==> flow/design.v <==
`timescale 1ns / 1ps
module multiplier(    Rs, Rm, result  );
parameter N = 32; 
output wire[N-1:0] result;
input wire[N-1:0] Rs;
input wire[N-1:0] Rm;
assign result = Rm*Rs;
endmodule
`timescale 1ns / 1ps
module reg_sync(in_address_1,in_address_2,in_address_3,
						out_data_1,out_data_2,out_data_3,
						write_address_1, write_address_2,
						write_data_1, write_data_2,
						write_enable_1, write_enable_2,
						read_enable_1, read_enable_2, read_enable_3,
						rst, clk );
parameter N = 32;			  
reg [N-1:0] R [15:0];	 
input [3:0]in_address_1;
input [3:0]in_address_2;
input [3:0]in_address_3;
output reg [N-1:0]out_data_1;
output reg [N-1:0]out_data_2;
output reg [N-1:0]out_data_3;
input [3:0] write_address_1;
input[N-1:0] write_data_1;
input [3:0] write_address_2;
input[N-1:0] write_data_2;
input clk;
input rst;
input write_enable_1;
input write_enable_2;
input read_enable_1;
input read_enable_2;
input read_enable_3;
integer i;
always@(posedge clk) begin
	if (rst) begin
		for (i = 0; i < 16; i = i + 1)
			R[i] <= 0;
		out_data_1 <= 0;
		out_data_2 <= 0;
		out_data_3 <= 0;
	end else begin
		if (read_enable_1 == 1)
		out_data_1 <= R[in_address_1];
		if (read_enable_2 == 1)
		out_data_2 <= R[in_address_2];
		if (read_enable_3 == 1)
		out_data_3 <= R[in_address_3];
		if (write_enable_1 == 1) R[write_address_1] <= write_data_1;
		if (write_enable_2 == 1) R[write_address_2] <= write_data_2;
	end
end
endmodule 
`timescale 1ns / 1ps
module main_sync(clk, rst, ld_we, ld_addr, ld_data, start, a_addr, b_addr, c_addr,
		count, ready, done, result, rd_addr, rd_data);
parameter N = 32;
input clk;
input rst;
input ld_we;
input [3:0] ld_addr;
input [N-1:0] ld_data;
input start;
input [3:0] a_addr;
input [3:0] b_addr;
input [3:0] c_addr;
input [3:0] count;
output ready;
output reg done;
output [N-1:0] result;
input [3:0] rd_addr;
output [N-1:0] rd_data;
localparam IDLE = 2'd0, FIRST = 2'd1, MUL = 2'd2, WB = 2'd3;
reg [1:0] state;
reg [3:0] cnt;
reg [3:0] dst;
reg [N-1:0] reg_C;
wire [N-1:0] reg_A;
wire [N-1:0] reg_B;
wire [N-1:0] product;
wire go = (state == IDLE) && start;
reg_sync register(.in_address_1(a_addr), .in_address_2(b_addr), .in_address_3(rd_addr),
		.out_data_1(reg_A), .out_data_2(reg_B), .out_data_3(rd_data),
		.write_address_1(ld_addr), .write_address_2(dst),
		.write_data_1(ld_data), .write_data_2(reg_C),
		.write_enable_1(ld_we && (state == IDLE) && !start), .write_enable_2(state == WB),
		.read_enable_1(go), .read_enable_2(go), .read_enable_3(1'b1),
		.rst(rst), .clk(clk));
multiplier mult(.Rm(reg_A), .Rs((state == FIRST) ? reg_B : reg_C), .result(product));
assign ready = (state == IDLE);
assign result = reg_C;
always @(posedge clk) begin
	if (rst) begin
		state <= IDLE;
		cnt <= 0;
		dst <= 0;
		reg_C <= 0;
		done <= 0;
	end else begin
		done <= 0;
		case (state)
		IDLE: if (start) begin
			cnt <= count;
			dst <= c_addr;
			state <= FIRST;
		end
		FIRST: begin
			if (cnt == 0) begin
				reg_C <= reg_B;
				state <= WB;
			end else begin
				reg_C <= product;
				cnt <= cnt - 1;
				state <= (cnt == 1) ? WB : MUL;
			end
		end
		MUL: begin
			reg_C <= product;
			cnt <= cnt - 1;
			if (cnt == 1) state <= WB;
		end
		WB: begin
			state <= IDLE;
			done <= 1;
		end
		endcase
	end
end
endmodule
Settings: LEC_CHECK=0, CAP_MARGIN=20, CORE_MARGIN=2, CORE_UTILIZATION=72, CTS_CLUSTER_SIZE=27, PLACE_DENSITY_LB_ADDON=0.26, SETUP_SLACK_MARGIN=1.35, SLEW_MARGIN=20; clock period 4.92 ns.
run.sh (not shown) runs the stock make flow with config.mk's settings and CLKGATE_MAP_FILE=.
The starting point completed and failed the layout checks on setup timing.
Change:
--- a/flow/config.mk
+++ b/flow/config.mk
@@ -9,6 +9,5 @@
 export CORE_MARGIN = 2
-export CORE_UTILIZATION = 72
-export CTS_CLUSTER_SIZE = 27
-export PLACE_DENSITY_LB_ADDON = 0.26
-export SETUP_SLACK_MARGIN = 1.35
+export CORE_UTILIZATION = 40
+export CTS_CLUSTER_DIAMETER = 271
+export SETUP_SLACK_MARGIN = -0.27
 export SLEW_MARGIN = 20
==> flow/constraint.sdc (replaced) <==
create_clock -name core_clock -period 10.0 [get_ports {clk}]
set_input_delay 2.0000 -clock core_clock [delete_from_list [all_inputs] [get_ports {clk}]]
set_output_delay 2.0000 -clock core_clock [all_outputs]
set_load 0.01 [all_outputs]
Now the flow completed with no timing, DRC or antenna violations.
Sequential power fell by 51%.
Utilization falls by 40 points.
Design area is lower by 5.2%.
Via count came out lower by 15%.
Die area goes up by about 80%.
Setup slack gets better by 4.2 ns.
Critical path depth goes down by 1.
Global-route usage drops by 26 points.

---

RTL: the design.v shown in full above, as it stands there.
make LEC_CHECK=0 CAP_MARGIN=20 CELL_PAD_IN_SITES_DETAIL_PLACEMENT=0 CORE_MARGIN=2 CORE_UTILIZATION=72 CTS_CLUSTER_DIAMETER=294 SETUP_SLACK_MARGIN=0.95 SLEW_MARGIN=35 TNS_END_PERCENT=90 finish   # period 5.3 ns
The starting point produced a layout that fails on negative setup slack.
Next try:
Settings changed: CELL_PAD_IN_SITES_DETAIL_PLACEMENT 0 to default, CORE_UTILIZATION 72 to 27, CTS_CLUSTER_DIAMETER 294 to default, SETUP_SLACK_MARGIN 0.95 to default, SLEW_MARGIN 35 to 20, TNS_END_PERCENT 90 to default.
Clock period 5.3 ns to 12.8 ns, I/O delays scaled along.
Result: The new run produced a clean layout; routed wire length shrinks by 14%; clock-buffer cell count grows by 5; hold slack degrades by 0.016 ns; total power shrinks by 60%; worst setup slack improves by 6.3 ns; final cell count grows by about 22%; die size grows to 2.6 times its value; cell area shrinks by about 3%; core utilization shrinks by 53 points; area after synthesis is unchanged.
Next try:
Settings changed: CORE_UTILIZATION 27 to 72, PLACE_DENSITY_LB_ADDON from default to 0.26.
Clock period 12.8 ns to 7.3 ns, I/O delays scaled along.
Now the flow produced a layout that fails on negative setup slack.
Design area goes down by 0.67%.
Global-route usage goes up by 32 points.
Core utilization goes up by 50 points.
Clock-buffer cell count goes up by 3.
Next try:
Settings changed: CORE_UTILIZATION 72 to 40, PLACE_DENSITY_LB_ADDON 0.26 to default.
Clock period 7.3 ns to 8.56 ns, I/O delays scaled along.
This time the run completed with no timing, DRC or antenna violations.
Clock power went down by 13%.
Wire length went down by 3.9%.
Register-to-register slack improved by 0.61 ns.
Fmax went down by 8.0%.
Next try:
Settings changed: CORE_ASPECT_RATIO from default to 0.55, CORE_UTILIZATION 40 to 71, CTS_CLUSTER_DIAMETER from default to 28, SETUP_SLACK_MARGIN from default to 1.87.
Clock period 8.56 ns to 7.33 ns, I/O delays scaled along.
The new run produced a layout that fails on negative setup slack; clock-buffer cell count is higher by 26; via count goes up by about a fifth; fmax goes up by a few percent; total power rose by well over a third; utilization goes up by 39 points; critical path depth climbs by 4; clock power grows by well over a third; hold slack gets better by 0.012 ns.

---

RTL: the design.v shown in full above, as it stands there.
clock: 4.87 ns
lec_check: 0
cap_margin: 20
core_margin: 2
core_utilization: 72
cts_cluster_size: 40
hold_slack_margin: 0.28
place_density_lb_addon: 0.0
setup_slack_margin: 1.43
slew_margin: 20
tns_end_percent: 5
The starting point completed, yet does not pass: negative setup slack.
Next try:
--- a/flow/config.mk
+++ b/flow/config.mk
@@ -7,0 +8 @@
+export ABC_AREA = 1
@@ -11,4 +12,4 @@
-export CTS_CLUSTER_SIZE = 40
-export HOLD_SLACK_MARGIN = 0.28
-export PLACE_DENSITY_LB_ADDON = 0.0
-export SETUP_SLACK_MARGIN = 1.43
+export CTS_CLUSTER_DIAMETER = 338
+export CTS_CLUSTER_SIZE = 10
+export PLACE_DENSITY = 0.43
+export SETUP_SLACK_MARGIN = 0.6
@@ -16 +16,0 @@
-export TNS_END_PERCENT = 5
==> flow/constraint.sdc (replaced) <==
create_clock -name core_clock -period 10.3 [get_ports {clk}]
set_input_delay 2.0600 -clock core_clock [delete_from_list [all_inputs] [get_ports {clk}]]
set_output_delay 2.0600 -clock core_clock [all_outputs]
set_load 0.01 [all_outputs]
Outcome: Now the flow went through all stages and came out clean. Via count grows by 38%. Routed wire length grows by 23%. Cell area shrinks by 3.6%.
Next try:
--- a/flow/config.mk
+++ b/flow/config.mk
@@ -8 +7,0 @@
-export ABC_AREA = 1
@@ -11,5 +10,2 @@
-export CORE_UTILIZATION = 72
-export CTS_CLUSTER_DIAMETER = 338
-export CTS_CLUSTER_SIZE = 10
-export PLACE_DENSITY = 0.43
-export SETUP_SLACK_MARGIN = 0.6
+export CORE_UTILIZATION = 66
+export SETUP_SLACK_MARGIN = 1.87
==> flow/constraint.sdc (replaced) <==
create_clock -name core_clock -period 7.33 [get_ports {clk}]
set_input_delay 1.4660 -clock core_clock [delete_from_list [all_inputs] [get_ports {clk}]]
set_output_delay 1.4660 -clock core_clock [all_outputs]
set_load 0.01 [all_outputs]
With this change the flow completed, yet does not pass: negative setup slack; global-route usage went down by 12 points; sequential share of layout area fell by 0.83 points; wire length is lower by 20%; synthesized area fell by 3.0%; combinational power drops by 37%; power came out higher by 5.4%; core utilization decreases by 2.5 points.
Next try:
--- a/flow/config.mk
+++ b/flow/config.mk
@@ -10,2 +10,4 @@
-export CORE_UTILIZATION = 66
-export SETUP_SLACK_MARGIN = 1.87
+export CORE_UTILIZATION = 72
+export CTS_CLUSTER_SIZE = 23
+export PLACE_DENSITY_LB_ADDON = 0.26
+export SETUP_SLACK_MARGIN = -0.38
==> flow/constraint.sdc (replaced) <==
create_clock -name core_clock -period 4.91 [get_ports {clk}]
set_input_delay 0.9820 -clock core_clock [delete_from_list [all_inputs] [get_ports {clk}]]
set_output_delay 0.9820 -clock core_clock [all_outputs]
set_load 0.01 [all_outputs]
Outcome:
- The changed run produced a layout that fails on negative setup slack
- non-clock buffer count is higher by 91
- fmax hardly moves
- clock power is higher by about 54%
Power and IR drop assume default switching activity.
